==> job 920 <==
==> flow/design.v <==
module DataAggregator(
           clk, reset, bit1, bit2, bit3, bit4, read_index_yaxis, read_index_xaxis,
           out_data_yaxis, out_data_xaxis, finished
       );
localparam MODE_WAIT_START = 0;
localparam MODE_WAIT_CHANNEL = 1;
localparam MODE_WAIT_DATA = 2;
localparam MODE_ASSIGN_DATA = 3;
input clk, reset;
input bit1, bit2, bit3, bit4;  
input [6:0] read_index_yaxis, read_index_xaxis;
output [15:0] out_data_yaxis;  
output [15:0] out_data_xaxis;  
output finished;
reg [15:0] data_yaxis [0:127];
reg [15:0] data_xaxis [0:127];
reg [15:0] bit1_data_buffer, bit2_data_buffer, bit3_data_buffer, bit4_data_buffer;
reg [3:0] bit1_data_buffer_index, bit2_data_buffer_index, bit3_data_buffer_index, bit4_data_buffer_index;
reg [4:0] data_index_yaxis1, data_index_yaxis2, data_index_yaxis3, data_index_yaxis4;
reg [4:0] data_index_xaxis1, data_index_xaxis2, data_index_xaxis3, data_index_xaxis4;
reg data_yaxis1_valid, data_yaxis2_valid, data_yaxis3_valid, data_yaxis4_valid;
reg data_xaxis1_valid, data_xaxis2_valid, data_xaxis3_valid, data_xaxis4_valid;
reg channel_bit1, channel_bit2, channel_bit3, channel_bit4;
reg [1:0] mode_bit1, mode_bit2, mode_bit3, mode_bit4;
wire data_yaxis_valid, data_xaxis_valid;
integer i;
always @(posedge clk) begin
    if (reset) begin
        for (i = 0; i < 128; i = i + 1) begin
            data_yaxis[i] <= 0;
            data_xaxis[i] <= 0;
        end
        bit1_data_buffer <= 0;
        bit2_data_buffer <= 0;
        bit3_data_buffer <= 0;
        bit4_data_buffer <= 0;
        bit1_data_buffer_index <= 0;
        bit2_data_buffer_index <= 0;
        bit3_data_buffer_index <= 0;
        bit4_data_buffer_index <= 0;
        data_index_yaxis1 <= 31;
        data_index_yaxis2 <= 31;
        data_index_yaxis3 <= 31;
        data_index_yaxis4 <= 31;
        data_index_xaxis1 <= 31;
        data_index_xaxis2 <= 31;
        data_index_xaxis3 <= 31;
        data_index_xaxis4 <= 31;
        data_yaxis1_valid <= 0;
        data_yaxis2_valid <= 0;
        data_yaxis3_valid <= 0;
        data_yaxis4_valid <= 0;
        data_xaxis1_valid <= 0;
        data_xaxis2_valid <= 0;
        data_xaxis3_valid <= 0;
        data_xaxis4_valid <= 0;
        channel_bit1 <= 0;
        channel_bit2 <= 0;
        channel_bit3 <= 0;
        channel_bit4 <= 0;
        mode_bit1 <= MODE_WAIT_START;
        mode_bit2 <= MODE_WAIT_START;
        mode_bit3 <= MODE_WAIT_START;
        mode_bit4 <= MODE_WAIT_START;
    end else begin
        if (mode_bit1 == MODE_WAIT_START) begin
            if (bit1) begin
                mode_bit1 <= MODE_WAIT_CHANNEL;
            end
        end else if (mode_bit1 == MODE_WAIT_CHANNEL) begin
            channel_bit1 <= bit1;
            mode_bit1 <= MODE_WAIT_DATA;
            bit1_data_buffer_index <= 15;
        end else if (mode_bit1 == MODE_WAIT_DATA) begin
            bit1_data_buffer[bit1_data_buffer_index] <= bit1;
            if (bit1_data_buffer_index >= 1) begin
                bit1_data_buffer_index <= bit1_data_buffer_index - 1;
            end else begin
                mode_bit1 <= MODE_ASSIGN_DATA;
            end
        end else if (mode_bit1 == MODE_ASSIGN_DATA) begin
            mode_bit1 <= MODE_WAIT_START;
            if (channel_bit1 == 0) begin  
                data_yaxis[data_index_yaxis1] <= bit1_data_buffer;
                if (data_index_yaxis1 >= 1) begin
                    data_index_yaxis1 <= data_index_yaxis1 - 1;
                    data_yaxis1_valid <= 0;
                end else begin
                    data_index_yaxis1 <= 31;
                    data_yaxis1_valid <= 1;
                end
            end else begin  
                data_yaxis[32 + data_index_yaxis2] <= bit1_data_buffer;
                if (data_index_yaxis2 >= 1) begin
                    data_index_yaxis2 <= data_index_yaxis2 - 1;
                    data_yaxis2_valid <= 0;
                end else begin
                    data_index_yaxis2 <= 31;
                    data_yaxis2_valid <= 1;
                end
            end
        end
        if (mode_bit2 == MODE_WAIT_START) begin
            if (bit2) begin
                mode_bit2 <= MODE_WAIT_CHANNEL;
            end
        end else if (mode_bit2 == MODE_WAIT_CHANNEL) begin
            channel_bit2 <= bit2;
            mode_bit2 <= MODE_WAIT_DATA;
            bit2_data_buffer_index <= 15;
        end else if (mode_bit2 == MODE_WAIT_DATA) begin
            bit2_data_buffer[bit2_data_buffer_index] <= bit2;
            if (bit2_data_buffer_index >= 1) begin
                bit2_data_buffer_index <= bit2_data_buffer_index - 1;
            end else begin
                mode_bit2 <= MODE_ASSIGN_DATA;
            end
        end else if (mode_bit2 == MODE_ASSIGN_DATA) begin
            mode_bit2 <= MODE_WAIT_START;
            if (channel_bit2 == 0) begin  
                data_yaxis[64 + data_index_yaxis3] <= bit2_data_buffer;
                if (data_index_yaxis3 >= 1) begin
                    data_index_yaxis3 <= data_index_yaxis3 - 1;
                    data_yaxis3_valid <= 0;
                end else begin
                    data_index_yaxis3 <= 31;
                    data_yaxis3_valid <= 1;
                end
            end else begin  
                data_yaxis[96 + data_index_yaxis4] <= bit2_data_buffer;
                if (data_index_yaxis4 >= 1) begin
                    data_index_yaxis4 <= data_index_yaxis4 - 1;
                    data_yaxis4_valid <= 0;
                end else begin
                    data_index_yaxis4 <= 31;
                    data_yaxis4_valid <= 1;
                end
            end
        end
        if (mode_bit3 == MODE_WAIT_START) begin
            if (bit3) begin
                mode_bit3 <= MODE_WAIT_CHANNEL;
            end
        end else if (mode_bit3 == MODE_WAIT_CHANNEL) begin
            channel_bit3 <= bit3;
            mode_bit3 <= MODE_WAIT_DATA;
            bit3_data_buffer_index <= 15;
        end else if (mode_bit3 == MODE_WAIT_DATA) begin
            bit3_data_buffer[bit3_data_buffer_index] <= bit3;
            if (bit3_data_buffer_index >= 1) begin
                bit3_data_buffer_index <= bit3_data_buffer_index - 1;
            end else begin
                mode_bit3 <= MODE_ASSIGN_DATA;
            end
        end else if (mode_bit3 == MODE_ASSIGN_DATA) begin
            mode_bit3 <= MODE_WAIT_START;
            if (channel_bit3 == 0) begin  
                data_xaxis[data_index_xaxis1] <= bit3_data_buffer;
                if (data_index_xaxis1 >= 1) begin
                    data_index_xaxis1 <= data_index_xaxis1 - 1;
                    data_xaxis1_valid <= 0;
                end else begin
                    data_index_xaxis1 <= 31;
                    data_xaxis1_valid <= 1;
                end
            end else begin  
                data_xaxis[32 + data_index_xaxis2] <= bit3_data_buffer;
                if (data_index_xaxis2 >= 1) begin
                    data_index_xaxis2 <= data_index_xaxis2 - 1;
                    data_xaxis2_valid <= 0;
                end else begin
                    data_index_xaxis2 <= 31;
                    data_xaxis2_valid <= 1;
                end
            end
        end
        if (mode_bit4 == MODE_WAIT_START) begin
            if (bit4) begin
                mode_bit4 <= MODE_WAIT_CHANNEL;
            end
        end else if (mode_bit4 == MODE_WAIT_CHANNEL) begin
            channel_bit4 <= bit4;
            mode_bit4 <= MODE_WAIT_DATA;
            bit4_data_buffer_index <= 15;
        end else if (mode_bit4 == MODE_WAIT_DATA) begin
            bit4_data_buffer[bit4_data_buffer_index] <= bit4;
            if (bit4_data_buffer_index >= 1) begin
                bit4_data_buffer_index <= bit4_data_buffer_index - 1;
            end else begin
                mode_bit4 <= MODE_ASSIGN_DATA;
            end
        end else if (mode_bit4 == MODE_ASSIGN_DATA) begin
            mode_bit4 <= MODE_WAIT_START;
            if (channel_bit4 == 0) begin  
                data_xaxis[64 + data_index_xaxis3] <= bit4_data_buffer;
                if (data_index_xaxis3 >= 1) begin
                    data_index_xaxis3 <= data_index_xaxis3 - 1;
                    data_xaxis3_valid <= 0;
                end else begin
                    data_index_xaxis3 <= 31;
                    data_xaxis3_valid <= 1;
                end
            end else begin  
                data_xaxis[96 + data_index_xaxis4] <= bit4_data_buffer;
                if (data_index_xaxis4 >= 1) begin
                    data_index_xaxis4 <= data_index_xaxis4 - 1;
                    data_xaxis4_valid <= 0;
                end else begin
                    data_index_xaxis4 <= 31;
                    data_xaxis4_valid <= 1;
                end
            end
        end
    end
end
assign out_data_yaxis = data_yaxis[read_index_yaxis];
assign out_data_xaxis = data_xaxis[read_index_xaxis];
assign data_yaxis_valid = (data_yaxis1_valid && data_yaxis2_valid && data_yaxis3_valid && data_yaxis4_valid);
assign data_xaxis_valid = (data_xaxis1_valid && data_xaxis2_valid && data_xaxis3_valid && data_xaxis4_valid);
assign finished = (data_yaxis_valid && data_xaxis_valid);
endmodule
==> flow/run.sh <==
#!/bin/bash
# the make line also repeats each setting of config.mk as NAME=value (left out here)
make -C /OpenROAD-flow-scripts/flow DESIGN_CONFIG=/design/flow/config.mk WORK_HOME=/design/flow/orfs CLKGATE_MAP_FILE= finish
==> flow/config.mk <==
export PLATFORM = sky130hd
export DESIGN_NAME = DataAggregator
export DESIGN_NICKNAME = DataAggregator
export VERILOG_FILES = /design/flow/design.v
export SDC_FILE = /design/flow/constraint.sdc
export NUM_CORES = 4
export LEC_CHECK = 0
export ABC_AREA = 1
export CAP_MARGIN = 20
export CELL_PAD_IN_SITES_GLOBAL_PLACEMENT = 0
export CORE_ASPECT_RATIO = 1.16
export CORE_MARGIN = 2
export CORE_UTILIZATION = 47
export CTS_CLUSTER_DIAMETER = 50
export CTS_CLUSTER_SIZE = 53
export GPL_ROUTABILITY_DRIVEN = 0
export GPL_TIMING_DRIVEN = 1
export PLACE_DENSITY = 0.6
export SETUP_SLACK_MARGIN = 0.03
export SLEW_MARGIN = 20
==> flow/constraint.sdc <==
create_clock -name core_clock -period 6.4 [get_ports {clk}]
set_input_delay 1.2800 -clock core_clock [delete_from_list [all_inputs] [get_ports {clk}]]
set_output_delay 1.2800 -clock core_clock [all_outputs]
set_load 0.01 [all_outputs]
==> job 5638 (differences from job 920) <==
==> flow/config.mk (replaced) <==
export PLATFORM = sky130hd
export DESIGN_NAME = DataAggregator
export DESIGN_NICKNAME = DataAggregator
export VERILOG_FILES = /design/flow/design.v
export SDC_FILE = /design/flow/constraint.sdc
export NUM_CORES = 4
export LEC_CHECK = 0
export CAP_MARGIN = 20
export CORE_MARGIN = 2
export CORE_UTILIZATION = 72
export CTS_CLUSTER_DIAMETER = 392
export PLACE_DENSITY_LB_ADDON = 0.0
export SETUP_SLACK_MARGIN = 1.29
export SLEW_MARGIN = 20
==> flow/constraint.sdc (replaced) <==
create_clock -name core_clock -period 4.47 [get_ports {clk}]
set_input_delay 0.8940 -clock core_clock [delete_from_list [all_inputs] [get_ports {clk}]]
set_output_delay 0.8940 -clock core_clock [all_outputs]
set_load 0.01 [all_outputs]
==> flow_summary_export.csv <==
group,metric,value,unit
run_status,outcome,"finished with violations",
run_status,check.faults,"setup timing",
yosys,mux_area_frac,0.160,
critical_path,crit_arrival,3.77,ns
drt,wl_met1,186000,microns
power_and_ir_drop,pwr-share-clk,0.398,
drt,wl,510000,microns
yosys,syn_inst,12100,
cells_and_area,fin_cells,16200,
cells_and_area,buffers_excl_clock,840,
critical_path,critPathCapture,"out_data_yaxis[10]",
critical_path,slowest_stage,"mux4_2",
yosys,ys_sh_adder,0.00251,
yosys,yosysUniqueCellTypes,65,
critical_path,worst-path-buf-inv,6,
timing,setup_violations,32,
timing,setup_ws,-0.196,ns
cells_and_area,nClkBuffers,534,
power_and_ir_drop,p_comb_frac,0.076,
power_and_ir_drop,switching_power,19.2,mW
# the run above: job 5638

==> flow_summary_export.csv <==
group,metric,value,unit
job,warning_count,75,
power_and_ir_drop,pwr-share-clk,0.429,
critical_path,crit_arrival,4.71,ns
yosys,mux_area_frac,0,
timing,setup_ws,0.413,ns
critical_path,worst-path-buf-inv,5,
timing,tightest_slew,1.18,ns
yosys,syn_inst,19600,
critical_path,slowest_stage,"clkdlybuf4s50_1",
power_and_ir_drop,p_comb_frac,0.068,
cells_and_area,seq-cell-share,0.595,
yosys,yosysUniqueCellTypes,45,
power_and_ir_drop,switching_power,16.1,mW
timing,setup_violations,0,
cells_and_area,fin_cells,24600,
die,dieArea,0.413,sq mm
run_status,outcome,"complete, no violations",
placement,preCtsSetupSlack,0.530,ns
# the run above: job 920

Power is estimated from default activity; no workload was simulated.
